File: design/flow/design.v
`timescale 1ns / 1ps
`default_nettype none
module bit_extender(X,Z);
	input wire [15:0] X;
	output wire [31:0] Z;
	wire [31:0] T;
	assign T[15:0] = X[15:0];
	assign T[31] = X[15];
	assign T[30] = X[15];
	assign T[29] = X[15];
	assign T[28] = X[15];
	assign T[27] = X[15];
	assign T[26] = X[15];
	assign T[25] = X[15];
	assign T[24] = X[15];
	assign T[23] = X[15];
	assign T[22] = X[15];
	assign T[21] = X[15];
	assign T[20] = X[15];
	assign T[19] = X[15];
	assign T[18] = X[15];
	assign T[17] = X[15];
	assign T[16] = X[15];
	assign Z = T;
endmodule
`default_nettype wire
`timescale 1ns / 1ps
`default_nettype none
module mux_2to1(X,Y,C,R);
   parameter N = 32;
   input  wire [(N-1):0] X, Y;
   input  wire           C;
   output wire [(N-1):0] R;
   assign R = C ? Y : X;
endmodule
`default_nettype wire
`timescale 1ns / 1ps
`default_nettype none
module mux_4to1(W,X,Y,Z,C,R);
   parameter N = 32;
	input  wire [(N-1):0] W, X, Y, Z;
	input  wire [1:0]     C;
	output wire [(N-1):0] R;
   wire [(N-1):0] mux_lsb_0_out, mux_lsb_1_out;
   mux_2to1 #(.N(N)) MUX_LSB_0 (.X(W), .Y(X), .C(C[0]), .R(mux_lsb_0_out));
   mux_2to1 #(.N(N)) MUX_LSB_1 (.X(Y), .Y(Z), .C(C[0]), .R(mux_lsb_1_out));
   mux_2to1 #(.N(N)) MUX_MSB (.X(mux_lsb_0_out), .Y(mux_lsb_1_out), .C(C[1]), .R(R));
endmodule
`default_nettype wire
`timescale 1ns / 1ps
`default_nettype none
module mux_16to1(X1,X2,X3,X4,X5,X6,X7,X8,X9,X10,X11,X12,X13,X14,X15,X16,C,R);
   parameter N = 32;
	input  wire [(N-1):0] X1, X2, X3, X4, X5, X6, X7, X8,
                         X9, X10, X11, X12, X13, X14, X15, X16;
	input  wire [3:0]     C;
	output wire [(N-1):0] R;
   wire [(N-1):0] mux_lsb_0_out, mux_lsb_1_out, mux_lsb_2_out, mux_lsb_3_out;
   mux_4to1 #(.N(N)) MUX_LSB_0 (.W(X1), .X(X2), .Y(X3), .Z(X4), .C(C[1:0]), .R(mux_lsb_0_out));
   mux_4to1 #(.N(N)) MUX_LSB_1 (.W(X5), .X(X6), .Y(X7), .Z(X8), .C(C[1:0]), .R(mux_lsb_1_out));
   mux_4to1 #(.N(N)) MUX_LSB_2 (.W(X9), .X(X10), .Y(X11), .Z(X12), .C(C[1:0]), .R(mux_lsb_2_out));
   mux_4to1 #(.N(N)) MUX_LSB_3 (.W(X13), .X(X14), .Y(X15), .Z(X16), .C(C[1:0]), .R(mux_lsb_3_out));
   mux_4to1 #(.N(N)) MUX_MSB (.W(mux_lsb_0_out), .X(mux_lsb_1_out),
         .Y(mux_lsb_2_out), .Z(mux_lsb_3_out), .C(C[3:2]), .R(R));
endmodule
`default_nettype wire
`timescale 1ns / 1ps
`default_nettype none
module equals(X,Y,Z);
   parameter N = 32;
	input  wire [(N-1):0] X, Y;
	output wire Z;
   wire [(N-1):0] xnor_result;
   assign xnor_result = ~(X ^ Y);  
   assign Z = & xnor_result;  
endmodule
`default_nettype wire
`timescale 1ns / 1ps
`default_nettype none
module add_1bit(X,Y,C_IN,Z,C_OUT);
	input  wire X;
	input  wire Y;
	input  wire C_IN;
	output wire Z;
	output wire C_OUT;
   wire half_sum;
	assign half_sum = X ^ Y;
	assign Z = half_sum ^ C_IN;
	assign C_OUT = X ? (Y | C_IN) : (Y & C_IN);
endmodule
`default_nettype wire
`timescale 1ns / 1ps
`default_nettype none
module add_32bit(X,Y,C_IN,Z,C_OUT);
	input  wire [31:0] X;
	input  wire [31:0] Y;
	input  wire C_IN;
	output wire [31:0] Z;
	output wire C_OUT;
   wire [30:0] carry;
	add_1bit ADD0 (.X(X[0]), .Y(Y[0]), .C_IN(C_IN), .Z(Z[0]), .C_OUT(carry[0]));
	add_1bit ADD1 (.X(X[1]), .Y(Y[1]), .C_IN(carry[0]), .Z(Z[1]), .C_OUT(carry[1]));
	add_1bit ADD2 (.X(X[2]), .Y(Y[2]), .C_IN(carry[1]), .Z(Z[2]), .C_OUT(carry[2]));
	add_1bit ADD3 (.X(X[3]), .Y(Y[3]), .C_IN(carry[2]), .Z(Z[3]), .C_OUT(carry[3]));
	add_1bit ADD4 (.X(X[4]), .Y(Y[4]), .C_IN(carry[3]), .Z(Z[4]), .C_OUT(carry[4]));
	add_1bit ADD5 (.X(X[5]), .Y(Y[5]), .C_IN(carry[4]), .Z(Z[5]), .C_OUT(carry[5]));
	add_1bit ADD6 (.X(X[6]), .Y(Y[6]), .C_IN(carry[5]), .Z(Z[6]), .C_OUT(carry[6]));
	add_1bit ADD7 (.X(X[7]), .Y(Y[7]), .C_IN(carry[6]), .Z(Z[7]), .C_OUT(carry[7]));
	add_1bit ADD8 (.X(X[8]), .Y(Y[8]), .C_IN(carry[7]), .Z(Z[8]), .C_OUT(carry[8]));
	add_1bit ADD9 (.X(X[9]), .Y(Y[9]), .C_IN(carry[8]), .Z(Z[9]), .C_OUT(carry[9]));
	add_1bit ADD10 (.X(X[10]), .Y(Y[10]), .C_IN(carry[9]), .Z(Z[10]), .C_OUT(carry[10]));
	add_1bit ADD11 (.X(X[11]), .Y(Y[11]), .C_IN(carry[10]), .Z(Z[11]), .C_OUT(carry[11]));
	add_1bit ADD12 (.X(X[12]), .Y(Y[12]), .C_IN(carry[11]), .Z(Z[12]), .C_OUT(carry[12]));
	add_1bit ADD13 (.X(X[13]), .Y(Y[13]), .C_IN(carry[12]), .Z(Z[13]), .C_OUT(carry[13]));
	add_1bit ADD14 (.X(X[14]), .Y(Y[14]), .C_IN(carry[13]), .Z(Z[14]), .C_OUT(carry[14]));
	add_1bit ADD15 (.X(X[15]), .Y(Y[15]), .C_IN(carry[14]), .Z(Z[15]), .C_OUT(carry[15]));
	add_1bit ADD16 (.X(X[16]), .Y(Y[16]), .C_IN(carry[15]), .Z(Z[16]), .C_OUT(carry[16]));
	add_1bit ADD17 (.X(X[17]), .Y(Y[17]), .C_IN(carry[16]), .Z(Z[17]), .C_OUT(carry[17]));
	add_1bit ADD18 (.X(X[18]), .Y(Y[18]), .C_IN(carry[17]), .Z(Z[18]), .C_OUT(carry[18]));
	add_1bit ADD19 (.X(X[19]), .Y(Y[19]), .C_IN(carry[18]), .Z(Z[19]), .C_OUT(carry[19]));
	add_1bit ADD20 (.X(X[20]), .Y(Y[20]), .C_IN(carry[19]), .Z(Z[20]), .C_OUT(carry[20]));
	add_1bit ADD21 (.X(X[21]), .Y(Y[21]), .C_IN(carry[20]), .Z(Z[21]), .C_OUT(carry[21]));
	add_1bit ADD22 (.X(X[22]), .Y(Y[22]), .C_IN(carry[21]), .Z(Z[22]), .C_OUT(carry[22]));
	add_1bit ADD23 (.X(X[23]), .Y(Y[23]), .C_IN(carry[22]), .Z(Z[23]), .C_OUT(carry[23]));
	add_1bit ADD24 (.X(X[24]), .Y(Y[24]), .C_IN(carry[23]), .Z(Z[24]), .C_OUT(carry[24]));
	add_1bit ADD25 (.X(X[25]), .Y(Y[25]), .C_IN(carry[24]), .Z(Z[25]), .C_OUT(carry[25]));
	add_1bit ADD26 (.X(X[26]), .Y(Y[26]), .C_IN(carry[25]), .Z(Z[26]), .C_OUT(carry[26]));
	add_1bit ADD27 (.X(X[27]), .Y(Y[27]), .C_IN(carry[26]), .Z(Z[27]), .C_OUT(carry[27]));
	add_1bit ADD28 (.X(X[28]), .Y(Y[28]), .C_IN(carry[27]), .Z(Z[28]), .C_OUT(carry[28]));
	add_1bit ADD29 (.X(X[29]), .Y(Y[29]), .C_IN(carry[28]), .Z(Z[29]), .C_OUT(carry[29]));
	add_1bit ADD30 (.X(X[30]), .Y(Y[30]), .C_IN(carry[29]), .Z(Z[30]), .C_OUT(carry[30]));
	add_1bit ADD31 (.X(X[31]), .Y(Y[31]), .C_IN(carry[30]), .Z(Z[31]), .C_OUT(C_OUT));
endmodule
`default_nettype wire
`timescale 1ns / 1ps
`default_nettype none
module subtract_1bit(
   X,
   Y,
   C_IN,
   Z,
   C_OUT
);
	input  wire X;
	input  wire Y;
	input  wire C_IN;
	output wire Z;
	output wire C_OUT;
   assign Z = (X^Y)^C_IN;
   assign C_OUT = X ? (Y & C_IN) : (Y | C_IN);
endmodule
`default_nettype wire
`timescale 1ns / 1ps
`default_nettype none
module subtract_32bit(
   X,
   Y,
   C_IN,
   Z,
   C_OUT
);
	input  wire [31:0] X;
	input  wire [31:0] Y;
	input  wire C_IN;
	output wire [31:0] Z;
	output wire C_OUT;
   wire [30:0] carry;
   subtract_1bit sub1_0 (.X(X[0]), .Y(Y[0]), .C_IN(C_IN), .Z(Z[0]), .C_OUT(carry[0]));
   subtract_1bit sub1_1 (.X(X[1]), .Y(Y[1]), .C_IN(carry[0]), .Z(Z[1]), .C_OUT(carry[1]));
   subtract_1bit sub1_2 (.X(X[2]), .Y(Y[2]), .C_IN(carry[1]), .Z(Z[2]), .C_OUT(carry[2]));
   subtract_1bit sub1_3 (.X(X[3]), .Y(Y[3]), .C_IN(carry[2]), .Z(Z[3]), .C_OUT(carry[3]));
   subtract_1bit sub1_4 (.X(X[4]), .Y(Y[4]), .C_IN(carry[3]), .Z(Z[4]), .C_OUT(carry[4]));
   subtract_1bit sub1_5 (.X(X[5]), .Y(Y[5]), .C_IN(carry[4]), .Z(Z[5]), .C_OUT(carry[5]));
   subtract_1bit sub1_6 (.X(X[6]), .Y(Y[6]), .C_IN(carry[5]), .Z(Z[6]), .C_OUT(carry[6]));
   subtract_1bit sub1_7 (.X(X[7]), .Y(Y[7]), .C_IN(carry[6]), .Z(Z[7]), .C_OUT(carry[7]));
   subtract_1bit sub1_8 (.X(X[8]), .Y(Y[8]), .C_IN(carry[7]), .Z(Z[8]), .C_OUT(carry[8]));
   subtract_1bit sub1_9 (.X(X[9]), .Y(Y[9]), .C_IN(carry[8]), .Z(Z[9]), .C_OUT(carry[9]));
   subtract_1bit sub1_10 (.X(X[10]), .Y(Y[10]), .C_IN(carry[9]), .Z(Z[10]), .C_OUT(carry[10]));
   subtract_1bit sub1_11 (.X(X[11]), .Y(Y[11]), .C_IN(carry[10]), .Z(Z[11]), .C_OUT(carry[11]));
   subtract_1bit sub1_12 (.X(X[12]), .Y(Y[12]), .C_IN(carry[11]), .Z(Z[12]), .C_OUT(carry[12]));
   subtract_1bit sub1_13 (.X(X[13]), .Y(Y[13]), .C_IN(carry[12]), .Z(Z[13]), .C_OUT(carry[13]));
   subtract_1bit sub1_14 (.X(X[14]), .Y(Y[14]), .C_IN(carry[13]), .Z(Z[14]), .C_OUT(carry[14]));
   subtract_1bit sub1_15 (.X(X[15]), .Y(Y[15]), .C_IN(carry[14]), .Z(Z[15]), .C_OUT(carry[15]));
   subtract_1bit sub1_16 (.X(X[16]), .Y(Y[16]), .C_IN(carry[15]), .Z(Z[16]), .C_OUT(carry[16]));
   subtract_1bit sub1_17 (.X(X[17]), .Y(Y[17]), .C_IN(carry[16]), .Z(Z[17]), .C_OUT(carry[17]));
   subtract_1bit sub1_18 (.X(X[18]), .Y(Y[18]), .C_IN(carry[17]), .Z(Z[18]), .C_OUT(carry[18]));
   subtract_1bit sub1_19 (.X(X[19]), .Y(Y[19]), .C_IN(carry[18]), .Z(Z[19]), .C_OUT(carry[19]));
   subtract_1bit sub1_20 (.X(X[20]), .Y(Y[20]), .C_IN(carry[19]), .Z(Z[20]), .C_OUT(carry[20]));
   subtract_1bit sub1_21 (.X(X[21]), .Y(Y[21]), .C_IN(carry[20]), .Z(Z[21]), .C_OUT(carry[21]));
   subtract_1bit sub1_22 (.X(X[22]), .Y(Y[22]), .C_IN(carry[21]), .Z(Z[22]), .C_OUT(carry[22]));
   subtract_1bit sub1_23 (.X(X[23]), .Y(Y[23]), .C_IN(carry[22]), .Z(Z[23]), .C_OUT(carry[23]));
   subtract_1bit sub1_24 (.X(X[24]), .Y(Y[24]), .C_IN(carry[23]), .Z(Z[24]), .C_OUT(carry[24]));
   subtract_1bit sub1_25 (.X(X[25]), .Y(Y[25]), .C_IN(carry[24]), .Z(Z[25]), .C_OUT(carry[25]));
   subtract_1bit sub1_26 (.X(X[26]), .Y(Y[26]), .C_IN(carry[25]), .Z(Z[26]), .C_OUT(carry[26]));
   subtract_1bit sub1_27 (.X(X[27]), .Y(Y[27]), .C_IN(carry[26]), .Z(Z[27]), .C_OUT(carry[27]));
   subtract_1bit sub1_28 (.X(X[28]), .Y(Y[28]), .C_IN(carry[27]), .Z(Z[28]), .C_OUT(carry[28]));
   subtract_1bit sub1_29 (.X(X[29]), .Y(Y[29]), .C_IN(carry[28]), .Z(Z[29]), .C_OUT(carry[29]));
   subtract_1bit sub1_30 (.X(X[30]), .Y(Y[30]), .C_IN(carry[29]), .Z(Z[30]), .C_OUT(carry[30]));
   subtract_1bit sub1_31 (.X(X[31]), .Y(Y[31]), .C_IN(carry[30]), .Z(Z[31]), .C_OUT(C_OUT));
endmodule
`default_nettype wire
`timescale 1ns / 1ps
`default_nettype none
module set_less_than_32bit(X,Y,Z);
	input  wire [31:0] X;
	input  wire [31:0] Y;
	output wire Z;
   wire sign_bit_xor, sub_cout;
   wire [31:0] subtract_result;
   assign sign_bit_xor = X[31] ^ Y[31];
   subtract_32bit SUB1 (.X(X), .Y(Y), .Z(subtract_result), .C_IN(1'b0), .C_OUT(sub_cout));
   assign Z = sign_bit_xor ? X[31] : subtract_result[31];
endmodule
`default_nettype wire
`timescale 1ns / 1ps
`default_nettype none
module shift_left_1bit(X,Y,I,Z);
	input  wire [31:0] X;
	input  wire [31:0] Y;
	input  wire [31:0] I;
	output wire Z;
   wire [31:0] index;
   wire lt0, gt31, temp;
   subtract_32bit SUB (.X(I), .Y(Y), .Z(index), .C_IN(1'b0), .C_OUT(temp));
   set_less_than_32bit LT0 (.X(index), .Y(32'd0), .Z(lt0));
   set_less_than_32bit GT31 (.X(32'd31), .Y(index), .Z(gt31));
   assign Z = (lt0 | gt31) ? 1'b0 : X[index];
endmodule
`default_nettype wire
`timescale 1ns / 1ps
`default_nettype none
module shift_right_1bit(X,Y,I,V,Z);
	input  wire [31:0] X, Y, I;
   input  wire V;
	output wire Z;
   wire [31:0] index;
   wire lt32, gte0, temp;
   add_32bit ADD (.X(I), .Y(Y), .Z(index), .C_IN(1'b0), .C_OUT(temp));
   set_less_than_32bit LT32 (.X(index), .Y(32'd32), .Z(lt32));
   set_less_than_32bit GTE0 (.X(32'hffffffff), .Y(index), .Z(gte0));
   assign Z = (lt32 & gte0) ? X[index] : V;
endmodule
`default_nettype wire
`timescale 1ns / 1ps
`default_nettype none
module shift_left_32bit(X,Y,Z);
	input  wire [31:0] X;
	input  wire [31:0] Y;
	output wire [31:0] Z;
   wire [31:0] tempZ;
   shift_left_1bit BIT0 (.X(X), .Y(Y), .I(0), .Z(tempZ[0]));
   shift_left_1bit BIT1 (.X(X), .Y(Y), .I(1), .Z(tempZ[1]));
   shift_left_1bit BIT2 (.X(X), .Y(Y), .I(2), .Z(tempZ[2]));
   shift_left_1bit BIT3 (.X(X), .Y(Y), .I(3), .Z(tempZ[3]));
   shift_left_1bit BIT4 (.X(X), .Y(Y), .I(4), .Z(tempZ[4]));
   shift_left_1bit BIT5 (.X(X), .Y(Y), .I(5), .Z(tempZ[5]));
   shift_left_1bit BIT6 (.X(X), .Y(Y), .I(6), .Z(tempZ[6]));
   shift_left_1bit BIT7 (.X(X), .Y(Y), .I(7), .Z(tempZ[7]));
   shift_left_1bit BIT8 (.X(X), .Y(Y), .I(8), .Z(tempZ[8]));
   shift_left_1bit BIT9 (.X(X), .Y(Y), .I(9), .Z(tempZ[9]));
   shift_left_1bit BIT10 (.X(X), .Y(Y), .I(10), .Z(tempZ[10]));
   shift_left_1bit BIT11 (.X(X), .Y(Y), .I(11), .Z(tempZ[11]));
   shift_left_1bit BIT12 (.X(X), .Y(Y), .I(12), .Z(tempZ[12]));
   shift_left_1bit BIT13 (.X(X), .Y(Y), .I(13), .Z(tempZ[13]));
   shift_left_1bit BIT14 (.X(X), .Y(Y), .I(14), .Z(tempZ[14]));
   shift_left_1bit BIT15 (.X(X), .Y(Y), .I(15), .Z(tempZ[15]));
   shift_left_1bit BIT16 (.X(X), .Y(Y), .I(16), .Z(tempZ[16]));
   shift_left_1bit BIT17 (.X(X), .Y(Y), .I(17), .Z(tempZ[17]));
   shift_left_1bit BIT18 (.X(X), .Y(Y), .I(18), .Z(tempZ[18]));
   shift_left_1bit BIT19 (.X(X), .Y(Y), .I(19), .Z(tempZ[19]));
   shift_left_1bit BIT20 (.X(X), .Y(Y), .I(20), .Z(tempZ[20]));
   shift_left_1bit BIT21 (.X(X), .Y(Y), .I(21), .Z(tempZ[21]));
   shift_left_1bit BIT22 (.X(X), .Y(Y), .I(22), .Z(tempZ[22]));
   shift_left_1bit BIT23 (.X(X), .Y(Y), .I(23), .Z(tempZ[23]));
   shift_left_1bit BIT24 (.X(X), .Y(Y), .I(24), .Z(tempZ[24]));
   shift_left_1bit BIT25 (.X(X), .Y(Y), .I(25), .Z(tempZ[25]));
   shift_left_1bit BIT26 (.X(X), .Y(Y), .I(26), .Z(tempZ[26]));
   shift_left_1bit BIT27 (.X(X), .Y(Y), .I(27), .Z(tempZ[27]));
   shift_left_1bit BIT28 (.X(X), .Y(Y), .I(28), .Z(tempZ[28]));
   shift_left_1bit BIT29 (.X(X), .Y(Y), .I(29), .Z(tempZ[29]));
   shift_left_1bit BIT30 (.X(X), .Y(Y), .I(30), .Z(tempZ[30]));
   shift_left_1bit BIT31 (.X(X), .Y(Y), .I(31), .Z(tempZ[31]));
   mux_2to1 SPECIAL_CASE (.X(tempZ), .Y(32'b0), .C(Y[31]), .R(Z));
endmodule
`default_nettype wire
`timescale 1ns / 1ps
`default_nettype none
module shift_right_logical_32bit(X,Y,Z);
	input  wire [31:0] X;
	input  wire [31:0] Y;
	output wire [31:0] Z;
   wire [31:0] tempZ;
   shift_right_1bit BIT0 (.X(X), .Y(Y), .I(0), .V(1'b0), .Z(tempZ[0]));
   shift_right_1bit BIT1 (.X(X), .Y(Y), .I(1), .V(1'b0), .Z(tempZ[1]));
   shift_right_1bit BIT2 (.X(X), .Y(Y), .I(2), .V(1'b0), .Z(tempZ[2]));
   shift_right_1bit BIT3 (.X(X), .Y(Y), .I(3), .V(1'b0), .Z(tempZ[3]));
   shift_right_1bit BIT4 (.X(X), .Y(Y), .I(4), .V(1'b0), .Z(tempZ[4]));
   shift_right_1bit BIT5 (.X(X), .Y(Y), .I(5), .V(1'b0), .Z(tempZ[5]));
   shift_right_1bit BIT6 (.X(X), .Y(Y), .I(6), .V(1'b0), .Z(tempZ[6]));
   shift_right_1bit BIT7 (.X(X), .Y(Y), .I(7), .V(1'b0), .Z(tempZ[7]));
   shift_right_1bit BIT8 (.X(X), .Y(Y), .I(8), .V(1'b0), .Z(tempZ[8]));
   shift_right_1bit BIT9 (.X(X), .Y(Y), .I(9), .V(1'b0), .Z(tempZ[9]));
   shift_right_1bit BIT10 (.X(X), .Y(Y), .I(10), .V(1'b0), .Z(tempZ[10]));
   shift_right_1bit BIT11 (.X(X), .Y(Y), .I(11), .V(1'b0), .Z(tempZ[11]));
   shift_right_1bit BIT12 (.X(X), .Y(Y), .I(12), .V(1'b0), .Z(tempZ[12]));
   shift_right_1bit BIT13 (.X(X), .Y(Y), .I(13), .V(1'b0), .Z(tempZ[13]));
   shift_right_1bit BIT14 (.X(X), .Y(Y), .I(14), .V(1'b0), .Z(tempZ[14]));
   shift_right_1bit BIT15 (.X(X), .Y(Y), .I(15), .V(1'b0), .Z(tempZ[15]));
   shift_right_1bit BIT16 (.X(X), .Y(Y), .I(16), .V(1'b0), .Z(tempZ[16]));
   shift_right_1bit BIT17 (.X(X), .Y(Y), .I(17), .V(1'b0), .Z(tempZ[17]));
   shift_right_1bit BIT18 (.X(X), .Y(Y), .I(18), .V(1'b0), .Z(tempZ[18]));
   shift_right_1bit BIT19 (.X(X), .Y(Y), .I(19), .V(1'b0), .Z(tempZ[19]));
   shift_right_1bit BIT20 (.X(X), .Y(Y), .I(20), .V(1'b0), .Z(tempZ[20]));
   shift_right_1bit BIT21 (.X(X), .Y(Y), .I(21), .V(1'b0), .Z(tempZ[21]));
   shift_right_1bit BIT22 (.X(X), .Y(Y), .I(22), .V(1'b0), .Z(tempZ[22]));
   shift_right_1bit BIT23 (.X(X), .Y(Y), .I(23), .V(1'b0), .Z(tempZ[23]));
   shift_right_1bit BIT24 (.X(X), .Y(Y), .I(24), .V(1'b0), .Z(tempZ[24]));
   shift_right_1bit BIT25 (.X(X), .Y(Y), .I(25), .V(1'b0), .Z(tempZ[25]));
   shift_right_1bit BIT26 (.X(X), .Y(Y), .I(26), .V(1'b0), .Z(tempZ[26]));
   shift_right_1bit BIT27 (.X(X), .Y(Y), .I(27), .V(1'b0), .Z(tempZ[27]));
   shift_right_1bit BIT28 (.X(X), .Y(Y), .I(28), .V(1'b0), .Z(tempZ[28]));
   shift_right_1bit BIT29 (.X(X), .Y(Y), .I(29), .V(1'b0), .Z(tempZ[29]));
   shift_right_1bit BIT30 (.X(X), .Y(Y), .I(30), .V(1'b0), .Z(tempZ[30]));
   shift_right_1bit BIT31 (.X(X), .Y(Y), .I(31), .V(1'b0), .Z(tempZ[31]));
   mux_2to1 SPECIAL_CASE (.X(tempZ), .Y(32'b0), .C(Y[31]), .R(Z));
endmodule
`default_nettype wire
`timescale 1ns / 1ps
`default_nettype none
module shift_right_arithmetic_32bit(X,Y,Z);
	input  wire [31:0] X;
	input  wire [31:0] Y;
	output wire [31:0] Z;
   wire [31:0] tempZ;
   shift_right_1bit BIT0 (.X(X), .Y(Y), .I(0), .V(X[31]), .Z(tempZ[0]));
   shift_right_1bit BIT1 (.X(X), .Y(Y), .I(1), .V(X[31]), .Z(tempZ[1]));
   shift_right_1bit BIT2 (.X(X), .Y(Y), .I(2), .V(X[31]), .Z(tempZ[2]));
   shift_right_1bit BIT3 (.X(X), .Y(Y), .I(3), .V(X[31]), .Z(tempZ[3]));
   shift_right_1bit BIT4 (.X(X), .Y(Y), .I(4), .V(X[31]), .Z(tempZ[4]));
   shift_right_1bit BIT5 (.X(X), .Y(Y), .I(5), .V(X[31]), .Z(tempZ[5]));
   shift_right_1bit BIT6 (.X(X), .Y(Y), .I(6), .V(X[31]), .Z(tempZ[6]));
   shift_right_1bit BIT7 (.X(X), .Y(Y), .I(7), .V(X[31]), .Z(tempZ[7]));
   shift_right_1bit BIT8 (.X(X), .Y(Y), .I(8), .V(X[31]), .Z(tempZ[8]));
   shift_right_1bit BIT9 (.X(X), .Y(Y), .I(9), .V(X[31]), .Z(tempZ[9]));
   shift_right_1bit BIT10 (.X(X), .Y(Y), .I(10), .V(X[31]), .Z(tempZ[10]));
   shift_right_1bit BIT11 (.X(X), .Y(Y), .I(11), .V(X[31]), .Z(tempZ[11]));
   shift_right_1bit BIT12 (.X(X), .Y(Y), .I(12), .V(X[31]), .Z(tempZ[12]));
   shift_right_1bit BIT13 (.X(X), .Y(Y), .I(13), .V(X[31]), .Z(tempZ[13]));
   shift_right_1bit BIT14 (.X(X), .Y(Y), .I(14), .V(X[31]), .Z(tempZ[14]));
   shift_right_1bit BIT15 (.X(X), .Y(Y), .I(15), .V(X[31]), .Z(tempZ[15]));
   shift_right_1bit BIT16 (.X(X), .Y(Y), .I(16), .V(X[31]), .Z(tempZ[16]));
   shift_right_1bit BIT17 (.X(X), .Y(Y), .I(17), .V(X[31]), .Z(tempZ[17]));
   shift_right_1bit BIT18 (.X(X), .Y(Y), .I(18), .V(X[31]), .Z(tempZ[18]));
   shift_right_1bit BIT19 (.X(X), .Y(Y), .I(19), .V(X[31]), .Z(tempZ[19]));
   shift_right_1bit BIT20 (.X(X), .Y(Y), .I(20), .V(X[31]), .Z(tempZ[20]));
   shift_right_1bit BIT21 (.X(X), .Y(Y), .I(21), .V(X[31]), .Z(tempZ[21]));
   shift_right_1bit BIT22 (.X(X), .Y(Y), .I(22), .V(X[31]), .Z(tempZ[22]));
   shift_right_1bit BIT23 (.X(X), .Y(Y), .I(23), .V(X[31]), .Z(tempZ[23]));
   shift_right_1bit BIT24 (.X(X), .Y(Y), .I(24), .V(X[31]), .Z(tempZ[24]));
   shift_right_1bit BIT25 (.X(X), .Y(Y), .I(25), .V(X[31]), .Z(tempZ[25]));
   shift_right_1bit BIT26 (.X(X), .Y(Y), .I(26), .V(X[31]), .Z(tempZ[26]));
   shift_right_1bit BIT27 (.X(X), .Y(Y), .I(27), .V(X[31]), .Z(tempZ[27]));
   shift_right_1bit BIT28 (.X(X), .Y(Y), .I(28), .V(X[31]), .Z(tempZ[28]));
   shift_right_1bit BIT29 (.X(X), .Y(Y), .I(29), .V(X[31]), .Z(tempZ[29]));
   shift_right_1bit BIT30 (.X(X), .Y(Y), .I(30), .V(X[31]), .Z(tempZ[30]));
   shift_right_1bit BIT31 (.X(X), .Y(Y), .I(31), .V(X[31]), .Z(tempZ[31]));
   wire [31:0] test_minus1;
   wire [1:0] spec_cases;
   wire temp, test_gt31, test_lt0;
   add_32bit TEST_MINUS1_ADD (.X(X), .Y(32'b1), .Z(test_minus1), .C_IN(1'b0), .C_OUT(temp));
   set_less_than_32bit LT0 (.X(Y), .Y(32'b0), .Z(test_lt0));
   set_less_than_32bit GT31 (.X(32'd31), .Y(Y), .Z(test_gt31));
   assign spec_cases[0] = 1'b0;  
   assign spec_cases[1] = test_gt31 | test_lt0;
   mux_4to1 SPECIALCASES (.W(tempZ), .X(32'b0), .Y(32'b0), .Z(32'b0), .C(spec_cases), .R(Z));
endmodule
`default_nettype wire
`timescale 1ns / 1ps
`default_nettype none
module alu(X,Y,op_code,Z,overflow,equal,zero);
	input  wire [31:0] X;
	input  wire [31:0] Y;
	input  wire [3:0] op_code;
	output wire [31:0] Z;
	output wire overflow;
	output wire equal;
	output wire zero;
   wire [31:0] and_output, or_output,  xor_output, nor_output, add_output,
               sub_output, slt_output, srl_output, sra_output, sll_output;
   wire add_cout, sub_cout;
   assign and_output = X & Y;
   assign or_output  = X | Y;
   assign xor_output = X ^ Y;
   assign nor_output = ~or_output;
   add_32bit ADDER (.X(X), .Y(Y), .C_IN(1'b0), .Z(add_output), .C_OUT(add_cout));
   subtract_32bit SUBTRACTER (.X(X), .Y(Y), .C_IN(1'b0), .Z(sub_output), .C_OUT(sub_cout));
   set_less_than_32bit SLT (.X(X), .Y(Y), .Z(slt_output[0]));
   assign slt_output[31:1] = 31'b0;
   shift_right_logical_32bit SRL (.X(Y), .Y(X), .Z(srl_output));
   shift_right_arithmetic_32bit SRA (.X(Y), .Y(X), .Z(sra_output));
   shift_left_32bit SLL (.X(Y), .Y(X), .Z(sll_output));
   mux_16to1 RESULT_MUX
             (.X1(and_output),
              .X2(or_output),
              .X3(xor_output),
              .X4(nor_output),
              .X5(32'b0),
              .X6(add_output),
              .X7(sub_output),
              .X8(slt_output),
              .X9(srl_output),
              .X10(sll_output),
              .X11(sra_output),
              .X12(32'b0),
              .X13(32'b0),
              .X14(32'b0),
              .X15(32'b0),
              .X16(32'b0),
              .C(op_code),
              .R(Z));
    mux_16to1 #(.N(1)) VALIDITY_MUX
              (.X1(1'b1),
               .X2(1'b1),
               .X3(1'b1),
               .X4(1'b1),
               .X5(1'b1),  
               .X6(1'b1),
               .X7(1'b1),
               .X8(1'b1),
               .X9(1'b1),
               .X10(1'b1),
               .X11(1'b1),
               .X12(1'b0),
               .X13(1'b0),
               .X14(1'b0),
               .X15(1'b0),
               .X16(1'b0),
               .C(op_code),
               .R(is_valid));
    wire is_valid, sub_equal_0, z_equal_0, overflow_bit;
    wire [1:0] op_is_add_sub;
    equals #(.N(4)) IS_ADD (.X(op_code), .Y(4'b0101), .Z(op_is_add_sub[1]));
    equals #(.N(4)) IS_SUB (.X(op_code), .Y(4'b0110), .Z(op_is_add_sub[0]));
    equals #(.N(32)) SUB_IS_0 (.X(sub_output), .Y(32'b0), .Z(sub_equal_0));
    equals #(.N(32)) Z_IS_0 (.X(Z), .Y(32'b0), .Z(z_equal_0));
    wire sub_overflow = (X[31] ^ Y[31]) ? (X[31] ^ Z[31]) : 0;
    wire add_overflow = (X[31] ^ Y[31]) ? 0 : (X[31] ^ Z[31]);
    mux_4to1 #(.N(1)) OVERFLOW (.W(1'b0), .X(sub_overflow), .Y(add_overflow),
                                .Z(1'b0), .R(overflow_bit), .C(op_is_add_sub));
    assign equal = is_valid ? sub_equal_0 : 1'b0;
    assign zero = is_valid ? z_equal_0 : 1'b0;
    assign overflow = is_valid ? overflow_bit : 1'b0;
endmodule
`default_nettype wire
`timescale 1ns / 1ps
`default_nettype none
module alu_control(alu_op, opcode, F, op);
	input  wire [2:0] alu_op;  
   input  wire [5:0] opcode;
	input  wire [5:0] F;
	output reg [3:0] op;
	always @(*) begin
      op <= 4'b0101;  
      if (alu_op == 3'b000) begin
         if (opcode == 6'b001000) op <= 4'b0101;   
         else if (opcode == 6'b001100) op <= 4'b0000;   
         else if (opcode == 6'b001101) op <= 4'b0001;   
         else if (opcode == 6'b001010) op <= 4'b0111;   
         else if (opcode == 6'b001110) op <= 4'b0010;   
      end  
      else if (alu_op == 3'b001 || alu_op == 3'b100) op <= 4'b0101;
		else if (alu_op == 3'b010) op <= 4'b0110;
		else if (alu_op === 3'b011) begin
         if (F == 6'b100100) op <= 4'b0000;  
         else if (F == 6'b100101) op <= 4'b0001;  
         else if (F == 6'b100110) op <= 4'b0010;  
         else if (F == 6'b100111) op <= 4'b0011;  
         else if (F == 6'b100000) op <= 4'b0101;  
         else if (F == 6'b100010) op <= 4'b0110;  
         else if (F == 6'b101010) op <= 4'b0111;  
         else if (F == 6'b000010) op <= 4'b1000;  
         else if (F == 6'b000000) op <= 4'b1001;  
         else if (F == 6'b000011) op <= 4'b1010;  
		end
	end
endmodule
`default_nettype wire
`timescale 1ns / 1ps
`default_nettype none
module control_unit(cclk, rstb, I, State, PcWriteCond, PcWrite, IorD, MemRead, MemWrite,
   MemToReg, IrWrite, PcSource, AluOp, AluSrcA, AluSrcB, RegWrite, RegDst, NextState);
   input  wire cclk, rstb;
	input  wire [31:0] I;
   input  wire [3:0] State;
   output wire PcWrite, IorD, MemRead, MemWrite, MemToReg, IrWrite, RegWrite;
   output wire [1:0] PcSource, PcWriteCond, AluSrcA, AluSrcB, RegDst;
   output wire [2:0] AluOp;
   output reg  [3:0] NextState;
	wire R;   
   wire RS;  
	wire L;   
	wire S;   
	wire B;   
   wire J;   
   wire JAL;
	assign R = ~I[31] & ~I[30] & ~I[29] & ~I[28] & ~I[27] & ~I[26];
   assign RS = R & (I[5:2] == 4'b0000);
	assign L = I[31] & ~I[30] & ~I[29] & ~I[28] & I[27] & I[26];
	assign S = I[31] & ~I[30] & I[29] & ~I[28] & I[27] & I[26];
	assign B = ~I[31] & ~I[30] & ~I[29] & I[28] & ~I[27];
   assign J = (~I[31] & ~I[30] & ~I[29] & ~I[28] & I[27]) | (R & (I[20:0] == 20'd8));
   assign JAL = J & (I[31:26] == 6'b000011);
   assign PcWrite = (State == 4'b0000 | State == 4'b1001) ? 1'b1 : 1'b0;
   assign PcWriteCond = (State == 4'b1000) ? {B & I[26], B & ~I[26]} : 2'b0;
   assign IorD = (State == 4'b0011 | State == 4'b0101) ? 1'b1 : 1'b0;
   assign MemRead = (State == 4'b0000 | State == 4'b0011) ? 1'b1 : 1'b0;
   assign MemWrite = (State == 4'b0101) ? 1'b1 : 1'b0;
   assign MemToReg = (State == 4'b0100) ? 1'b1 : 1'b0;
   assign IrWrite = (State == 4'b0000) ? 1'b1 : 1'b0;
   assign RegWrite = (State == 4'b0100 | State == 4'b0111 | State == 4'b1011 | State == 4'b1101) ? 1'b1 : 1'b0;
   assign RegDst = (State == 4'b1101) ? 2'b10
         : (State == 4'b0111 ? 1'b1 : 1'b0);
   assign AluSrcA = (State == 4'b0010 | State == 4'b0110 |
         State == 4'b1000 | State == 4'b1010) ? (R & RS ? 2'b10 : 2'b01) : 2'b00;
   assign AluSrcB = (State == 4'b0000) ? 2'b01
         : ((State == 4'b0001) ? 2'b11
            : ((State == 4'b0010 | State == 4'b1010) ? 2'b10 : 2'b00));
   assign PcSource = (State == 4'b1000) ? 2'b01
         : ((State == 4'b1001) ? (R ? 2'b11 : 2'b10) : 2'b00);
	assign AluOp = (State == 4'b0000 | State == 4'b0001) ? 3'b100
      : (R ? 3'b011
         : (B ? 3'b010
            : ((L | S) ? 3'b001 : 3'b000)));
   always @(posedge cclk) begin
      if (~rstb) begin
         NextState <= 4'b0000;
      end else begin
         case (State)
         4'b0000: NextState <= 4'b0001;
         4'b0001: begin
            if (JAL) NextState <= 4'b1101;
            else if (J) NextState <= 4'b1001;
            else if (B) NextState <= 4'b1000;
            else if (L | S) NextState <= 4'b0010;
            else if (R) NextState <= 4'b0110;
            else NextState <= 4'b1010;
         end
         4'b0010: begin
            if (L) NextState <= 4'b0011;
            else if (S) NextState <= 4'b0101;
            else NextState <= 4'b1111;
         end
         4'b0011: begin
            if (L) NextState <= 4'b0100;
            else NextState <= 4'b1111;
         end
         4'b0100: begin
            if (L) NextState <= 4'b0000;
            else NextState <= 4'b1111;
         end
         4'b0101: begin
            if (S) NextState <= 4'b1100;
            else NextState <= 4'b1111;
         end
         4'b0110: begin
            if (R) NextState <= 4'b0111;
            else NextState <= 4'b1111;
         end
         4'b0111: begin
            if (R) NextState <= 4'b0000;
            else NextState <= 4'b1111;
         end
         4'b1000: begin
            if (B) NextState <= 4'b1100;
            else NextState <= 4'b1111;
         end
         4'b1001: begin
            if (J) NextState <= 4'b1100;
            else NextState <= 4'b1111;
         end
         4'b1010: begin
            if (~R && ~J) NextState <= 4'b1011;
            else NextState <= 4'b1111;
         end
         4'b1011: begin
            if (~R && ~J) NextState <= 4'b0000;
            else NextState <= 4'b1111;
         end
         4'b1100: NextState <= 4'b0000;
         4'b1101: begin
            if (JAL) NextState <= 4'b1001;
            else NextState <= 4'b1111;
         end
         default: NextState <= 4'b1111;
         endcase
      end
   end
endmodule
`default_nettype wire
`timescale 1ns / 1ps
`default_nettype none
module register_file(cclk,rstb,write,read_reg_0,read_reg_1,write_reg,write_data,reg0,reg1);
	input  wire cclk;
	input  wire rstb;
	input  wire write;
	input  wire [4:0] read_reg_0;
	input  wire [4:0] read_reg_1;
	input  wire [4:0] write_reg;
	input  wire [31:0] write_data;
	output wire [31:0] reg0;
	output wire [31:0] reg1;
   reg [31:0] registers[31:0];
   assign reg0 = registers[read_reg_0];
   assign reg1 = registers[read_reg_1];
   always @(posedge cclk) begin
      if (~rstb) begin
         registers[0] <= 32'b0;
         registers[1] <= 32'b0;
         registers[2] <= 32'b0;
         registers[3] <= 32'b0;
         registers[4] <= 32'b0;
         registers[5] <= 32'b0;
         registers[6] <= 32'b0;
         registers[7] <= 32'b0;
         registers[8] <= 32'b0;
         registers[9] <= 32'b0;
         registers[10] <= 32'b0;
         registers[11] <= 32'b0;
         registers[12] <= 32'b0;
         registers[13] <= 32'b0;
         registers[14] <= 32'b0;
         registers[15] <= 32'b0;
         registers[16] <= 32'b0;
         registers[17] <= 32'b0;
         registers[18] <= 32'b0;
         registers[19] <= 32'b0;
         registers[20] <= 32'b0;
         registers[21] <= 32'b0;
         registers[22] <= 32'b0;
         registers[23] <= 32'b0;
         registers[24] <= 32'b0;
         registers[25] <= 32'b0;
         registers[26] <= 32'b0;
         registers[27] <= 32'b0;
         registers[28] <= 32'b0;
         registers[29] <= 32'b0;
         registers[30] <= 32'b0;
         registers[31] <= 32'b0;
      end else begin
         if (write) begin
            registers[write_reg] <= write_data;
         end
      end
   end
endmodule
`default_nettype wire
`timescale 1ns/1ps
`default_nettype none
module mips(clk, rstb, mem_wr_data, mem_addr, mem_rd_data, mem_wr_ena, PC);
	input wire clk, rstb;
	output wire mem_wr_ena;
	output wire [31:0] mem_wr_data, mem_addr;
	input wire [31:0] mem_rd_data;             
	output reg [31:0] PC;
   reg  [31:0] MemDataReg, InstReg, RegA, RegB, AluOut;
   wire [4:0] RegFile_WriteAddr;
   wire [31:0] RegFile_WriteData;
   wire [31:0] RegFile_Data0, RegFile_Data1, AluAMux, AluBMux;
   wire Ctl_PcWrite, Ctl_IorD, Ctl_MemRead, Ctl_MemWrite,
        Ctl_MemToReg, Ctl_IrWrite, Ctl_RegWrite;
   wire [1:0] Ctl_PcWriteCond, Ctl_PcSource, Ctl_AluSrcA, Ctl_AluSrcB, Ctl_RegDst;
   wire [2:0] Ctl_AluOp;
   wire [3:0] Ctl_State;
   wire [3:0] AluCtl_AluOpcode;
   wire Alu_Zero;
   wire [31:0] Alu_Z;
   wire [31:0] SignExtend_Out;
   assign mem_addr = Ctl_IorD ? AluOut : PC;
   assign mem_wr_data = RegB;
   assign mem_wr_ena = Ctl_MemWrite;
   assign RegFile_WriteAddr = Ctl_RegDst[1] ? 5'd31 : (Ctl_RegDst[0] ? InstReg[15:11] : InstReg[20:16]);
   assign RegFile_WriteData = Ctl_RegDst[1] ? PC : (Ctl_MemToReg ? mem_rd_data : AluOut);
   assign AluAMux = Ctl_AluSrcA[1] ? InstReg[10:6] : (Ctl_AluSrcA[0] ? RegA : PC);
   assign AluBMux = Ctl_AluSrcB[1]
      ? (Ctl_AluSrcB[0] ? {SignExtend_Out[29:0],2'b0} : SignExtend_Out)
      : (Ctl_AluSrcB[0] ? 32'd4 : RegB);
	register_file REGFILE (.cclk(clk), .rstb(rstb), .write(Ctl_RegWrite),
         .write_reg(RegFile_WriteAddr), .write_data(RegFile_WriteData),
         .read_reg_0(InstReg[25:21]), .read_reg_1(InstReg[20:16]),
         .reg0(RegFile_Data0), .reg1(RegFile_Data1));
   control_unit CONTROL (.cclk(clk), .rstb(rstb), .I(InstReg), .State(Ctl_State),
      .PcWriteCond(Ctl_PcWriteCond), .PcWrite(Ctl_PcWrite), .IorD(Ctl_IorD),
      .MemRead(Ctl_MemRead), .MemWrite(Ctl_MemWrite), .MemToReg(Ctl_MemToReg),
      .IrWrite(Ctl_IrWrite), .PcSource(Ctl_PcSource), .AluOp(Ctl_AluOp),
      .AluSrcA(Ctl_AluSrcA), .AluSrcB(Ctl_AluSrcB), .RegWrite(Ctl_RegWrite),
      .RegDst(Ctl_RegDst), .NextState(Ctl_State));
   alu_control ALU_CONTROL (.alu_op(Ctl_AluOp),
      .opcode(InstReg[31:26]), .F(InstReg[5:0]), .op(AluCtl_AluOpcode));
   alu ALU (.X(AluAMux), .Y(AluBMux), .op_code(AluCtl_AluOpcode), .Z(Alu_Z), .zero(Alu_Zero));
   bit_extender SIGN_EXTEND (.X(InstReg[15:0]), .Z(SignExtend_Out));
   always @(posedge clk) begin
      if (~rstb) begin
         MemDataReg <= 32'b0;
         InstReg <= 32'b0;
         RegA <= 32'b0;
         RegB <= 32'b0;
         AluOut <= 32'b0;
         PC <= 32'h00400000;
      end else begin
         RegA <= RegFile_Data0;
         RegB <= RegFile_Data1;
         if (Ctl_MemToReg) MemDataReg <= mem_rd_data;
         if (Ctl_IrWrite) InstReg <= mem_rd_data;
         AluOut <= Alu_Z;
         if (Ctl_PcWrite || (Ctl_PcWriteCond[0] & Alu_Zero) ||
              (Ctl_PcWriteCond[1] & ~Alu_Zero)) begin
            case (Ctl_PcSource)
            2'b00: PC <= Alu_Z;
            2'b01: PC <= AluOut;
            2'b10: PC <= {PC[31:28], InstReg[25:0], 2'b0};
            2'b11: PC <= RegA;
            endcase
         end
      end
   end
endmodule
`default_nettype wire
File: design/flow/run.sh
#!/bin/bash
# the make line also repeats each setting of config.mk as NAME=value (left out here)
make -C /OpenROAD-flow-scripts/flow DESIGN_CONFIG=/design/flow/config.mk WORK_HOME=/design/flow/orfs CLKGATE_MAP_FILE= finish
File: design/flow/config.mk
export PLATFORM = sky130hd
export DESIGN_NAME = mips
export DESIGN_NICKNAME = mips
export VERILOG_FILES = /design/flow/design.v
export SDC_FILE = /design/flow/constraint.sdc
export NUM_CORES = 4
export LEC_CHECK = 0
export CAP_MARGIN = 20
export CORE_MARGIN = 2
export CORE_UTILIZATION = 40
export PLACE_DENSITY = 0.6
export SETUP_SLACK_MARGIN = 1.52
export SLEW_MARGIN = 20
File: design/flow/constraint.sdc
create_clock -name core_clock -period 12.8 [get_ports {clk}]
set_input_delay 2.5600 -clock core_clock [delete_from_list [all_inputs] [get_ports {clk}]]
set_output_delay 2.5600 -clock core_clock [all_outputs]
set_load 0.01 [all_outputs]
==> flow_summary.ini, run 1 <==
; implementation run metrics
[final_timing]
rsz0062_at_grt = false
maxSlewViolCount = 0
setup_tns_ns = 0
clock_skew_ns = 0.03006
setup_viol_count_final = 0
post-route-worst-setup-slack_ns = 1.686
hold_viol_final = 0
max_freq_mhz = 89.98
relative_slew_slack = 0.1480
finalWorstPathRequiredPeriod_ns = 11.11
tightest_slew_ns = 1.242
fin_crit_sh = 0.8683

[power]
vdd_drop_max_v = 0.0001220
internal_power_mw = 8.486
total_power_mw = 13.88
switching_share = 0.3888
p_comb_mw = 5.88
power_in_the_clock_group_mw = 3.40
power.share.combinational = 0.423
power.density_nw_per_um2 = 123.3
seq_power_share = 0.331
top_power_group = combinational cells
p_leak_nw = 43.06
power_in_sequential_cells_mw = 4.60
share_clk_of_total_power = 0.245
total_switching_power_mw = 5.398

[routing]
drt_pass1_iterations = 6
drt_wl_total_um = 420900
avgViaCountPerCell = 6.682
drt.antenna.violating_nets = 0
drt_drc_violations_left = 0
detail_route.iter0.violations = 9568
avgRoutedWirePerCell_um = 35.56
dr_total_vias = 79100

[yosys]
yosys_warnings = 4
synth_top_cell_by_count = sky130_fd_sc_hd__ha_1
synth_top_flop_cell = sky130_fd_sc_hd__edfxtp_1
synthArstFlopShare = 0
yosys.stat.chipArea_um2 = 97920
synth_area_um2 = 97920
synth_area_leader_cell = sky130_fd_sc_hd__edfxtp_1
synth_flops = 1198
syn_avg_cell_area_um2 = 11.67
synth.distinct_cells = 121
enable_flop_cells = 1024
main_logic_family_after_synthesis = adder cells
area_fraction_in_xor_and_xnor_cells = 0.003310
top_cell_area_share = 0.3140
netlist_instances = 8389
topCellsByArea = sky130_fd_sc_hd__edfxtp_1 (31%), sky130_fd_sc_hd__ha_1 (22%), sky130_fd_sc_hd__mux4_2 (16%)
synthAdderAreaFrac = 0.2273
post_synth_and_or_nand_nor_area_fraction = 0.1287
synth_stat.cells = 8389
synth.yosys.seq_area_share = 0.3496
synth-compound-area-share = 0.06523
synth_nets = 10180
yosys-top-cells-count = sky130_fd_sc_hd__ha_1 (1760), sky130_fd_sc_hd__nor2_1 (1396), sky130_fd_sc_hd__edfxtp_1 (1024)
mux_area_frac = 0.1961

[worst_setup_path]
critical_path_at_ns = 11.79
reg2reg_to = PC[3]
critPathSlowestCell = sky130_fd_sc_hd__or4_4
worstReg2RegStart = InstReg[27]
path_common_cell = sky130_fd_sc_hd__ha_1
crit_start = InstReg[27]
crit_cells = 57
regToRegSetupSlack_ns = 1.69
max_fo_critical_path = 7
cp-end-kind = flip-flop
timing.critical_path.slowest_cell_delay_ns = 0.57
required_worst_endpoint_ns = 13.47
critPathLaunchType = flip-flop
worstPathBufferInverterCount = 11
ff2ff_path_depth = 57
critPathTopFamily = adder cells
capture_point_of_the_worst_path = PC[3]
critPathKind = reg -> reg

[cts]
h-tree-depth = 3
cts_tree = yes
cts_hold_buffers = 0
clockBufferDepth = 3
cts.reportedPaths.clkPinSlew_ns = 0.07
worst_skew_pair.late_latency_ns = 0.76
cts.root.buffer_cell = sky130_fd_sc_hd__clkbuf_16
clock_sinks = 1198
cts_made_buffers = 109

[global_routing]
grt_usage = 0.3302
globalRoute.totalOverflow = 0
first_global_vias = 79550
grt_pass1_wl_um = 591100
grt_max_degree = 89
initial_antenna_violation_count = 12

[hold_path]
hold_start = CONTROL.NextState[3]
worst_hold_path.endpoint = CONTROL.NextState[0]
holdCritPathClass = reg -> reg
min_delay_path_depth = 2

[floorplanning]
number_of_placed_i_o_pins = 131
fp-row-count = 181
die-height_um = 498.8
initCoreUtil = 0.4026
floorplan.die.width_um = 498.8
core_um2 = 243200
floorplan.die_area_um2 = 248800

[placed_design]
placement.io_buffers = 130
place_hpwl_um = 286700
place_congestion = 1.015
post-place-ws_ns = 0.6172

[flow_run]
count_of_tool_warnings = 122
max_cap_viol_count = 0

[finish]
layout-area-overhead-vs-synth_pct = 15.01
finalNetCount = 10330
final_core_utilization = 0.4630

[run_status]
outcome = finished clean
-- layer usage --
layer  part of all wire  track usage  up-vias
met5            0.00017            0        -
li1                   -            -    33120
met1               0.35       0.3871    39840
met3              0.094      0.06154     1364
met2               0.46       0.5324     4768
met4              0.096       0.2625       10
-- cell type report --
class | instances | area [um2]
fillers | 21920 | 130600
multi-input cells | 6456 | 64640
flip-flops and latches | 1198 | 34290
repair buffers | 614 | 5404
well taps | 3202 | 4006
clock buffers | 137 | 2942
clock inverters | 68 | 685.7
inverters | 152 | 621.8
diodes | 10 | 25.02
-- timing repair --
action,in CTS,in global routing
cloned,3,2
pin swaps,73,167
gates resized,198,570
hold endpoints to repair,0,0
buffers inserted,52,73
endpoints found under the setup margin,32,32
-- stage by stage --
step	cell area (um2)	instances	hold WS, ns
after floorplan	97970	8389	0.4040
after global placement	104200	11490	0.4203
after detailed placement	104200	11490	0.4324
after CTS	109200	11750	0.4475
after global routing	112600	11830	0.4812
final	112600	11840	0.4455
==> run 2: changes to the inputs <==
- CORE_UTILIZATION: 40 -> 58
- CTS_CLUSTER_SIZE: not set -> 56
- HOLD_SLACK_MARGIN: not set -> 0.3
- PLACE_DENSITY: 0.6 -> not set
- SETUP_SLACK_MARGIN: 1.52 -> 1.87
- TNS_END_PERCENT: not set -> 5
- clock period: 12.8 -> 7.19 ns (I/O delays scaled with it)
==> run 2 against run 1 <==
  * Now fails the layout checks on negative setup slack
  * Worst setup slack worse by 5.8 ns
  * Routed wire length up 1.7%
  * Final cell count down 3.2%
  * Critical path depth unchanged
  * Via count up 6.1%
  * Sequential share of layout area down 0.88 points
  * Clock-buffer cell count down 12
  * Clock power up 74%
  * Combinational power up 99%
  * Design area up 2.9%
  * Largest power group unchanged
==> flow_summary.ini, run 2 <==
; implementation run metrics
[run_status]
outcome = failed layout checks
check.faults = negative setup slack

[worst_setup_path]
critical_path_at_ns = 12.00
crit_cells = 57
worstPathBufferInverterCount = 9
timing.critical_path.slowest_cell_delay_ns = 0.63
worstReg2RegStart = CONTROL.NextState[1]
capture_point_of_the_worst_path = PC[10]
critPathTopFamily = adder cells
critPathLaunchType = flip-flop
critPathKind = reg -> reg
regToRegSetupSlack_ns = -4.16
critPathSlowestCell = sky130_fd_sc_hd__or4_4
required_worst_endpoint_ns = 7.84
cp-end-kind = flip-flop
reg2reg_to = PC[10]
crit_start = CONTROL.NextState[1]
max_fo_critical_path = 6
path_common_cell = sky130_fd_sc_hd__ha_4
ff2ff_path_depth = 57

[power]
p_comb_mw = 11.7
internal_power_mw = 15.76
vdd_drop_max_v = 0.0002564
power_in_the_clock_group_mw = 5.93
p_leak_nw = 46.41
power_in_sequential_cells_mw = 8.18
power.density_nw_per_um2 = 222.2
total_switching_power_mw = 9.997
share_clk_of_total_power = 0.230
switching_share = 0.3881
power.share.combinational = 0.452
seq_power_share = 0.318
top_power_group = combinational cells

[yosys]
synth_top_cell_by_count = sky130_fd_sc_hd__ha_1
synth_top_flop_cell = sky130_fd_sc_hd__edfxtp_1
syn_avg_cell_area_um2 = 11.67
yosys.stat.chipArea_um2 = 97920
synthAdderAreaFrac = 0.2273
post_synth_and_or_nand_nor_area_fraction = 0.1287
top_cell_area_share = 0.3140
synth.yosys.seq_area_share = 0.3496
main_logic_family_after_synthesis = adder cells
synthArstFlopShare = 0
area_fraction_in_xor_and_xnor_cells = 0.003310
topCellsByArea = sky130_fd_sc_hd__edfxtp_1 (31%), sky130_fd_sc_hd__ha_1 (22%), sky130_fd_sc_hd__mux4_2 (16%)
mux_area_frac = 0.1961
synth_stat.cells = 8389
synth_nets = 10180
synth-compound-area-share = 0.06523
synth_area_leader_cell = sky130_fd_sc_hd__edfxtp_1
yosys-top-cells-count = sky130_fd_sc_hd__ha_1 (1760), sky130_fd_sc_hd__nor2_1 (1396), sky130_fd_sc_hd__edfxtp_1 (1024)
netlist_instances = 8389
yosys_warnings = 4
synth_flops = 1198
synth_area_um2 = 97920
synth.distinct_cells = 121
enable_flop_cells = 1024

[final_timing]
rsz0062_at_grt = true
maxSlewViolCount = 0
finalWorstPathRequiredPeriod_ns = 11.35
relative_slew_slack = 0.2319
hold_viol_final = 0
setup_tns_ns = -198.02
setup_viol_count_final = 64
timing.hold.ws_ns = 0.4393
fin_crit_sh = 1.578
clock_skew_ns = 0.02955
max_freq_mhz = 88.14
post-route-worst-setup-slack_ns = -4.155
tightest_slew_ns = 1.148

[placed_design]
place_congestion = 1.119
post-place-cells = 11180
place_hpwl_um = 304600
dpl_cell_area_um2 = 109900
placement.io_buffers = 130

[finish]
sequential_cell_area_um2 = 34280
finalNetCount = 10940
finish.instance_area_um2 = 115900
finish.cell_count_without_fillers = 11460
n_fill_cell = 11860
layout.area.comb_um2 = 64020
layout-area-overhead-vs-synth_pct = 18.40
final_core_utilization = 0.6925

[global_routing]
first_global_vias = 85260
grt_max_degree = 124
grt_usage = 0.4929
globalRoute.totalOverflow = 0
initial_antenna_violation_count = 36
grt_pass1_wl_um = 608300

[flow_run]
max_cap_viol_count = 0
count_of_tool_warnings = 137

[routing]
drt_wl_total_um = 427900
avgViaCountPerCell = 7.327
drt_drc_violations_left = 0
avgRoutedWirePerCell_um = 37.34
drt.antenna.violating_nets = 0
dr_total_vias = 83960
detail_route.iter0.violations = 11180
drt_pass1_iterations = 9

[floorplanning]
fp-row-count = 150
number_of_placed_i_o_pins = 131
floorplan.die_area_um2 = 172100
initCoreUtil = 0.5849
core_um2 = 167400
die-height_um = 414.9
floorplan.die.width_um = 414.9

[cts]
h-tree-depth = 3
cts_hold_buffers = 0
clockBufferDepth = 3
worst_skew_pair.late_latency_ns = 0.75
cts.reportedPaths.clkPinSlew_ns = 0.07
cts_tree = yes
cts.root.buffer_cell = sky130_fd_sc_hd__clkbuf_16
clock_sinks = 1198
cts_made_buffers = 103

[hold_path]
hold_start = CONTROL.NextState[3]
worst_hold_path.endpoint = CONTROL.NextState[0]
min_delay_path_depth = 2
holdCritPathClass = reg -> reg
[run 2: area by class of cell]
cell class,count,area share
multi-input combinational,6456,0.5522
sequential,1198,0.2957
clock buffer,125,0.02338
antenna,22,0.0004749
timing repair buffer,1235,0.09224
tap,2204,0.02379
inverter,152,0.005321
clock inverter,67,0.006853
[run 2: metrics by stage]
stage	worst slack [ns]	power, mW
6_report	-4.155	25.76
5_1_grt	-4.454	26.55
4_1_cts	-3.904	25.17
3_5_place_dp	-4.416	19.07
3_3_place_gp	-4.823	18.71
2_1_floorplan	-3.226	13.93
[run 2: routing by layer]
layer / GRT usage / routed length [um] / vias up
met5: 0.002223 / 289 / -
met4: 0.5148 / 54950 / 37
met2: 0.7667 / 192900 / 6593
met3: 0.1328 / 48400 / 2264
met1: 0.5285 / 131300 / 40690
li1: - / - / 34380
[run 2: what timing repair did]
item                                    in CTS  in global routing
pin swaps                                  133                 71
resized                                    303                 96
endpoints found under the setup margin      64                 96
endpoints found under the hold margin        0                  0
buffers inserted                            45                 14
cloned                                       2                  0
==> run 3: changes to the inputs <==
- CORE_ASPECT_RATIO: not set -> 0.94
- CORE_UTILIZATION: 58 -> 64
- CTS_CLUSTER_SIZE: 56 -> not set
- GPL_TIMING_DRIVEN: not set -> 0
- HOLD_SLACK_MARGIN: 0.3 -> not set
- MAX_ROUTING_LAYER: not set -> met4
- PLACE_DENSITY_LB_ADDON: not set -> 0.3
- SETUP_SLACK_MARGIN: 1.87 -> not set
- SLEW_MARGIN: 20 -> 0
- TNS_END_PERCENT: 5 -> 15
- clock period: 7.19 -> 13.0 ns (I/O delays scaled with it)
==> run 3 against run 2 <==
  * The flow now stops in 5_1_grt
  * Synthesized cell count did not move
  * Synthesized area is the same
  * Die area shrank 9.3%
==> flow_summary.ini, run 3 <==
; physical design summary
[cts]
clock_sinks = 1198
cts_made_buffers = 108
cts.root.buffer_cell = sky130_fd_sc_hd__clkbuf_16
h-tree-depth = 3
clockBufferDepth = 3

[yosys]
synth_area_um2 = 97920
yosys_warnings = 4
synth_flops = 1198
syn_avg_cell_area_um2 = 11.67
post_synth_and_or_nand_nor_area_fraction = 0.1287
mux_area_frac = 0.1961
synth-compound-area-share = 0.06523
synth.distinct_cells = 121
main_logic_family_after_synthesis = adder cells
synth_nets = 10180
synth_area_leader_cell = sky130_fd_sc_hd__edfxtp_1
synth_stat.cells = 8389
synth.yosys.seq_area_share = 0.3496
synth_top_cell_by_count = sky130_fd_sc_hd__ha_1
synth_top_flop_cell = sky130_fd_sc_hd__edfxtp_1
top_cell_area_share = 0.3140
netlist_instances = 8389
synthAdderAreaFrac = 0.2273
area_fraction_in_xor_and_xnor_cells = 0.003310
yosys-top-cells-count = sky130_fd_sc_hd__ha_1 (1760), sky130_fd_sc_hd__nor2_1 (1396), sky130_fd_sc_hd__edfxtp_1 (1024)
enable_flop_cells = 1024
yosys.stat.chipArea_um2 = 97920
synthArstFlopShare = 0
topCellsByArea = sky130_fd_sc_hd__edfxtp_1 (31%), sky130_fd_sc_hd__ha_1 (22%), sky130_fd_sc_hd__mux4_2 (16%)

[floorplanning]
die-height_um = 383.2
floorplan.die_area_um2 = 156100
initCoreUtil = 0.6427
floorplan.die.width_um = 407.4
fp-row-count = 139
number_of_placed_i_o_pins = 131
core_um2 = 152400

[placed_design]
place_hpwl_um = 366900
placement.io_buffers = 130
place_congestion = 1.182

[global_routing]
globalRoute.totalOverflow = 47
grt_usage = 0.7116

[run_status]
stop_error = [ERROR GRT-0232] Routing congestion too high. Check the congestion heatmap in the GUI.
stop_stage = 5_1_grt
outcome = did not finish
[run 3: timing repair]
action,4_1_cts
endpoints found under the setup margin,34
buffers inserted,16
resized,63
pin swaps,19
hold buffers,0
[run 3: per-layer routing]
layer,global-route usage,overflow
met1,0.7603,5
met2,0.8438,19
met3,0.5683,3
met4,0.5428,20
met5,-,-
[run 3: metrics by stage]
stage,area [um2],setup WS [ns],util,cells
after floorplan,97920,0.9019,-,8389
after global placement,101800,-6.485,0.6680,10560
after detailed placement,104600,-2.005,0.6865,10720
after CTS,108400,0.0005942,0.7116,10940
==> run 4: changes to the inputs <==
- CORE_ASPECT_RATIO: 0.94 -> not set
- CORE_UTILIZATION: 64 -> 40
- GPL_TIMING_DRIVEN: 0 -> not set
- MAX_ROUTING_LAYER: met4 -> not set
- PLACE_DENSITY: not set -> 0.6
- PLACE_DENSITY_LB_ADDON: 0.3 -> not set
- SLEW_MARGIN: 0 -> 20
- TNS_END_PERCENT: 15 -> not set
==> run 4 against run 3 <==
  * Now clean on timing, DRC and antenna
  * Die area grew 59%
  * Synthesized area is the same
  * Synthesized cell count is the same
==> flow_summary.ini, run 4 <==
; implementation run metrics
[worst_setup_path]
crit_start = InstReg[3]
crit_cells = 51
worstReg2RegStart = InstReg[3]
worstPathBufferInverterCount = 3
critPathTopFamily = adder cells
path_common_cell = sky130_fd_sc_hd__ha_1
critPathSlowestCell = sky130_fd_sc_hd__a222oi_1
max_fo_critical_path = 12
critical_path_at_ns = 13.23
ff2ff_path_depth = 51
critPathKind = reg -> reg
required_worst_endpoint_ns = 13.66
critPathLaunchType = flip-flop
capture_point_of_the_worst_path = PC[10]
cp-end-kind = flip-flop
regToRegSetupSlack_ns = 0.43
timing.critical_path.slowest_cell_delay_ns = 0.76
reg2reg_to = PC[10]

[yosys]
synth_stat.cells = 8389
synth_top_flop_cell = sky130_fd_sc_hd__edfxtp_1
topCellsByArea = sky130_fd_sc_hd__edfxtp_1 (31%), sky130_fd_sc_hd__ha_1 (22%), sky130_fd_sc_hd__mux4_2 (16%)
synth_flops = 1198
yosys.stat.chipArea_um2 = 97920
synth_area_um2 = 97920
synth_area_leader_cell = sky130_fd_sc_hd__edfxtp_1
post_synth_and_or_nand_nor_area_fraction = 0.1287
synthAdderAreaFrac = 0.2273
synth.yosys.seq_area_share = 0.3496
syn_avg_cell_area_um2 = 11.67
yosys_warnings = 4
synth.distinct_cells = 121
enable_flop_cells = 1024
netlist_instances = 8389
mux_area_frac = 0.1961
yosys-top-cells-count = sky130_fd_sc_hd__ha_1 (1760), sky130_fd_sc_hd__nor2_1 (1396), sky130_fd_sc_hd__edfxtp_1 (1024)
synth_top_cell_by_count = sky130_fd_sc_hd__ha_1
synthArstFlopShare = 0
area_fraction_in_xor_and_xnor_cells = 0.003310
synth_nets = 10180
synth-compound-area-share = 0.06523
top_cell_area_share = 0.3140
main_logic_family_after_synthesis = adder cells

[placed_design]
place_congestion = 1.037
post-place-cells = 11470
place_hpwl_um = 283200
placement.io_buffers = 130

[cts]
ctsResizeCount = 0
cts.reportedPaths.clkPinSlew_ns = 0.07
worst_skew_pair.late_latency_ns = 0.75
clock_sinks = 1198
h-tree-depth = 3
post_cts_buffers = 0
cts.root.buffer_cell = sky130_fd_sc_hd__clkbuf_16
cts_made_buffers = 109
cts_hold_buffers = 0
clockBufferDepth = 3
cts_tree = yes

[power]
p_leak_nw = 42.64
top_power_group = combinational cells
internal_power_mw = 7.949
power.density_nw_per_um2 = 121.3
vdd_drop_max_v = 0.0001211
seq_power_share = 0.347
share_clk_of_total_power = 0.244
p_comb_mw = 5.33
power.share.combinational = 0.409
power_in_sequential_cells_mw = 4.53
switching_share = 0.3903
power_in_the_clock_group_mw = 3.19
total_switching_power_mw = 5.090

[final_timing]
clock_skew_ns = 0.02040
rsz0062_at_grt = false
tightest_slew_ns = 1.188
setup_tns_ns = 0
maxSlewViolCount = 0
finalWorstPathRequiredPeriod_ns = 12.57
max_freq_mhz = 79.56
hold_viol_final = 0
relative_slew_slack = 0.2030
setup_viol_count_final = 0
timing.hold.ws_ns = 0.4719
fin_crit_sh = 0.9668

[finish]
finish.cell_count_without_fillers = 11690
finalNetCount = 10170
layout-area-overhead-vs-synth_pct = 9.791

[hold_path]
holdCritPathClass = reg -> reg
min_delay_path_depth = 2
hold_start = InstReg[15]
worst_hold_path.endpoint = InstReg[15]

[routing]
drt_wl_total_um = 408300
avgViaCountPerCell = 6.685
detail_route.iter0.violations = 9106
drt_pass1_iterations = 10
drt.antenna.violating_nets = 0
avgRoutedWirePerCell_um = 34.94
drt_drc_violations_left = 0
dr_total_vias = 78110

[floorplanning]
floorplan.die.width_um = 498.8
initCoreUtil = 0.4026
core_um2 = 243200
die-height_um = 498.8
floorplan.die_area_um2 = 248800
number_of_placed_i_o_pins = 131
fp-row-count = 181

[global_routing]
initial_antenna_violation_count = 15
grt_pass1_wl_um = 578300
first_global_vias = 78590
grt_usage = 0.3226
globalRoute.totalOverflow = 0
grt_max_degree = 130

[flow_run]
count_of_tool_warnings = 131
max_cap_viol_count = 0

[run_status]
outcome = finished clean
## run 4: area by class of cell
class / instances / area (um2)
timing repair buffer: 464 / 3889
inverter: 152 / 575.6
clock buffer: 146 / 2949
clock inverter: 58 / 444.2
sequential: 1198 / 34280
fill: 22460 / 135700
tap: 3202 / 4006
multi-input combinational: 6455 / 61330
antenna: 10 / 25.02
## run 4: per-stage QoR
stage	area [um2]	setup slack (ns)	util	power, mW
after floorplan	97920	0.9019	-	7.652
after global placement	104000	0.2623	0.4276	9.605
after detailed placement	104000	0.2801	0.4276	9.782
after CTS	107400	0.2030	0.4415	12.91
after global routing	107500	0.0003721	0.4419	13.58
final	107500	0.4310	0.4420	13.04
## run 4: layer usage
metal | global-route usage | vias to the layer above | wire, um
met1 | 0.3766 | 39310 | 143600
met3 | 0.06790 | 1364 | 39120
li1 | - | 32820 | -
met2 | 0.5223 | 4618 | 188700
met4 | 0.2426 | 8 | 36790
met5 | 0 | - | 63
No activity file was given, so power comes from the tool's default toggle rates.
